==> v27: inputs <==
==> flow/design.v <==
module FAdd(
    input rst,
    input clk,
    input  [31:0]               a,
    input  [31:0]               b,
    output reg [31:0]           c,
    output reg [2:0]           state
);
    parameter NAN = 32'b01111111100000000000000000000001;  
    parameter ZERO = 32'b0;  
    wire a_s = a[31];
    wire b_s = b[31];
    wire [7:0] a_e = a[30:23];
    wire [7:0] b_e = b[30:23];
    wire [22:0] a_m = a[22:0];
    wire [22:0] b_m = b[22:0];
    wire a_e_max = a_e == 8'b11111111;
    wire b_e_max = b_e == 8'b11111111;
    wire a_e_min = a_e == 8'b0;
    wire b_e_min = b_e == 8'b0;
    wire a_m_min = a_m == 23'b0;
    wire b_m_min = b_m == 23'b0;
    wire a_inf = a_e_max & a_m_min;
    wire b_inf = b_e_max & b_m_min;
    wire a_nan = a_e_max & ~a_m_min;
    wire b_nan = b_e_max & ~b_m_min;
    wire a_zero = a_e_min & a_m_min;
    wire b_zero = b_e_min & b_m_min;
    wire a_denorm = a_e_min & ~a_m_min;
    wire b_denorm = b_e_min & ~b_m_min;
    wire inverse = (a_s ^ b_s) & (a_e == b_e) & (a_m == b_m);
    wire special_case = a_nan | b_nan | a_inf | b_inf | a_zero | b_zero | inverse;
    wire [31:0] special_output = (a_nan | b_nan) ? NAN :
    a_inf ? ((b_inf & (a_s ^ b_s)) ? NAN : a) :
    b_inf ? b :
    a_zero ? ((b_zero & (a_s ^ b_s) ? ZERO : b)) :
    b_zero ? a :
    inverse ? ZERO : 32'hffffffff;
    reg a_sign;
    reg b_sign;
    reg [26:0] a_add;
    reg [26:0] b_add;
    reg [7:0] a_exp;
    reg [7:0] b_exp;
    parameter READ = 3'd0,
    ALIGN = 3'd1,
    ADD = 3'd2,
    NORM = 3'd3,
    DENORM = 3'd4,
    ROUND = 3'd5,
    PACK = 3'd6,
    OUTPUT = 3'd7;
    reg c_sign;
    reg[27:0] c_add;
    reg[7:0] c_exp;
always @(posedge clk) begin
if (!rst) begin
    state <= READ;
end
else begin
case (state)
READ: begin
    a_sign <= a_s;
    b_sign <= b_s;
    a_add <= {~a_denorm, a_m, 3'b0};
    b_add <= {~b_denorm, b_m, 3'b0};
    a_exp <= a_denorm ? 8'b1 : a_e;
    b_exp <= b_denorm ? 8'b1 : b_e;
    c <= special_output;
    state <= special_case ? OUTPUT : ALIGN;
end
ALIGN: begin
    if (a_exp > b_exp) begin
        b_exp <= b_exp + 1;
        b_add <= b_add >> 1;
        b_add[0] <= b_add[0] | b_add[1];  
    end else if (a_exp < b_exp) begin
        a_exp <= a_exp + 1;
        a_add <= a_add >> 1;
        a_add[0] <= a_add[0] | a_add[1];
    end else begin
        state <= ADD;
    end
end
ADD: begin
    c_exp <= a_exp;
    if (a_sign == b_sign) begin
        c_add <= a_add + b_add;
        c_sign <= a_sign;
    end else if (a_add > b_add) begin
        c_add <= a_add - b_add;
        c_sign <= a_sign;
    end else begin
        c_add <= b_add - a_add;
        c_sign <= b_sign;
    end
    state <= NORM;
end
NORM: begin
    if (c_add[27]) begin  
        c_exp <= c_exp + 1;
        c_add <= c_add >> 1;
        c_add[0] <= c_add[0] | c_add[1];
    end else if (~c_add[26] & c_exp != 8'b0) begin  
        c_exp <= c_exp - 1;
        c_add <= c_add << 1;
    end else begin
        state <= DENORM;
    end
end
DENORM: begin
    if (c_exp == 8'b0) begin  
        c_exp <= c_exp + 1;
        c_add <= c_add >> 1;
        c_add[0] <= c_add[0] | c_add[1];
    end
    state <= ROUND;
end
ROUND: begin
    if (c_add[2] & (c_add[1] | c_add[0] | c_add[3])) begin
        c_add <= c_add + 4'b1000;
    end
    state <= PACK;
end
PACK: begin
    c[31] <= c_sign;
    c[22:0] <= c_add[25:3];
    if (c_exp == 8'b11111111) begin  
        c[30:0] <= {8'b11111111, 23'b0};
    end else if (c_add[27]) begin  
        c[30:23] <= c_exp + 1;
    end else if (~c_add[26]) begin  
        c[30:23] <= c_exp - 1;
    end else begin
        c[30:23] <= c_exp;
    end
    state <= OUTPUT;
end
OUTPUT: begin
end
endcase
end
end
endmodule
==> flow/run.sh <==
#!/bin/bash
# the make line also repeats each setting of config.mk as NAME=value (left out here)
make -C /OpenROAD-flow-scripts/flow DESIGN_CONFIG=/design/flow/config.mk WORK_HOME=/design/flow/orfs CLKGATE_MAP_FILE= finish
==> flow/config.mk <==
export PLATFORM = sky130hd
export DESIGN_NAME = FAdd
export DESIGN_NICKNAME = FAdd
export VERILOG_FILES = /design/flow/design.v
export SDC_FILE = /design/flow/constraint.sdc
export NUM_CORES = 4
export LEC_CHECK = 0
export ABC_AREA = 1
export CAP_MARGIN = 20
export CELL_PAD_IN_SITES_GLOBAL_PLACEMENT = 2
export CORE_ASPECT_RATIO = 0.84
export CORE_MARGIN = 6
export CORE_UTILIZATION = 61
export CTS_CLUSTER_DIAMETER = 328
export CTS_CLUSTER_SIZE = 28
export GPL_TIMING_DRIVEN = 1
export MAX_ROUTING_LAYER = met4
export MIN_ROUTING_LAYER = met2
export PLACE_DENSITY = 0.46
export SLEW_MARGIN = 10
==> flow/constraint.sdc <==
create_clock -name core_clock -period 5.6 [get_ports {clk}]
set_input_delay 1.1200 -clock core_clock [delete_from_list [all_inputs] [get_ports {clk}]]
set_output_delay 1.1200 -clock core_clock [all_outputs]
set_load 0.01 [all_outputs]
==> v28: changes against v27 <==
CELL_PAD_IN_SITES_GLOBAL_PLACEMENT = unset   (was 2)
CORE_ASPECT_RATIO = unset   (was 0.84)
CORE_MARGIN = 2   (was 6)
CORE_UTILIZATION = 68   (was 61)
CTS_CLUSTER_DIAMETER = 355   (was 328)
CTS_CLUSTER_SIZE = 98   (was 28)
GPL_TIMING_DRIVEN = unset   (was 1)
MAX_ROUTING_LAYER = unset   (was met4)
MIN_ROUTING_LAYER = unset   (was met2)
PLACE_DENSITY = unset   (was 0.46)
SLEW_MARGIN = 20   (was 10)
==> flow/constraint.sdc (replaced) <==
create_clock -name core_clock -period 4.2 [get_ports {clk}]
set_input_delay 0.8400 -clock core_clock [delete_from_list [all_inputs] [get_ports {clk}]]
set_output_delay 0.8400 -clock core_clock [all_outputs]
set_load 0.01 [all_outputs]
==> v11: changes against v27 <==
ABC_AREA = unset   (was 1)
CELL_PAD_IN_SITES_GLOBAL_PLACEMENT = unset   (was 2)
CORE_ASPECT_RATIO = unset   (was 0.84)
CORE_MARGIN = 2   (was 6)
CORE_UTILIZATION = 70   (was 61)
CTS_CLUSTER_DIAMETER = unset   (was 328)
CTS_CLUSTER_SIZE = 14   (was 28)
GPL_TIMING_DRIVEN = unset   (was 1)
MAX_ROUTING_LAYER = unset   (was met4)
MIN_ROUTING_LAYER = unset   (was met2)
PLACE_DENSITY = 0.95   (was 0.46)
SETUP_SLACK_MARGIN = -0.38   (was unset)
SLEW_MARGIN = 20   (was 10)
==> flow/constraint.sdc (replaced) <==
create_clock -name core_clock -period 4.16 [get_ports {clk}]
set_input_delay 0.8320 -clock core_clock [delete_from_list [all_inputs] [get_ports {clk}]]
set_output_delay 0.8320 -clock core_clock [all_outputs]
set_load 0.01 [all_outputs]
==> comparison table <==
| metric | v28 | v11 | v27 |
|---|---|---|---|
| Slowest library cell on the worst path | sky130_fd_sc_hd__ha_1 | sky130_fd_sc_hd__or4_1 | - |
| Proportion of final cell area spent on non-clock buffers | 7.42% | 10.2% | - |
| Layout clock area frac | 3.75% | 3.85% | - |
| Simple logic cell fraction of the synthesized area | 36.0% | 18.4% | 36.0% |
| Setup CP Type | reg -> reg | reg -> reg | - |
| Metal2 WL | 24400 um | 20500 um | - |
| Fin. max-slew vios | 0 | 0 | - |
| Hold violation count in the final report | 0 | 0 | - |
| Number of hold buffers added after cts | 0 | 0 | - |
| Setup TNS | 0 ns | -0.0762 ns | - |
| Worst Path Arrival | 3.65 ns | 4.41 ns | - |
| Largest area class, layout | logic gates | logic gates | - |
| Global routing's busiest layer | met2 | met2 | - |
| GR Util met1 | 63.7% | 57.8% | - |
| Status | no timing/DRC/antenna violations | complete, but fails checks | stopped before the end |
| Last stage reached | - | - | global placement without I/O |
| Violated checks | - | setup timing | - |
| WL/cell | 20.8 um | 25.2 um | - |
| Worst Path Max Fanout | 14 | 26 | - |
| Maximum resistive drop on vdd | 0.463 mV | 0.323 mV | - |
| Clock edge transition at the registers on the reported setup and hold paths | 0.08 ns | 0.07 ns | - |
| Cell area reported after detailed placement | 0.0169 mm^2 | 0.0146 mm^2 | - |
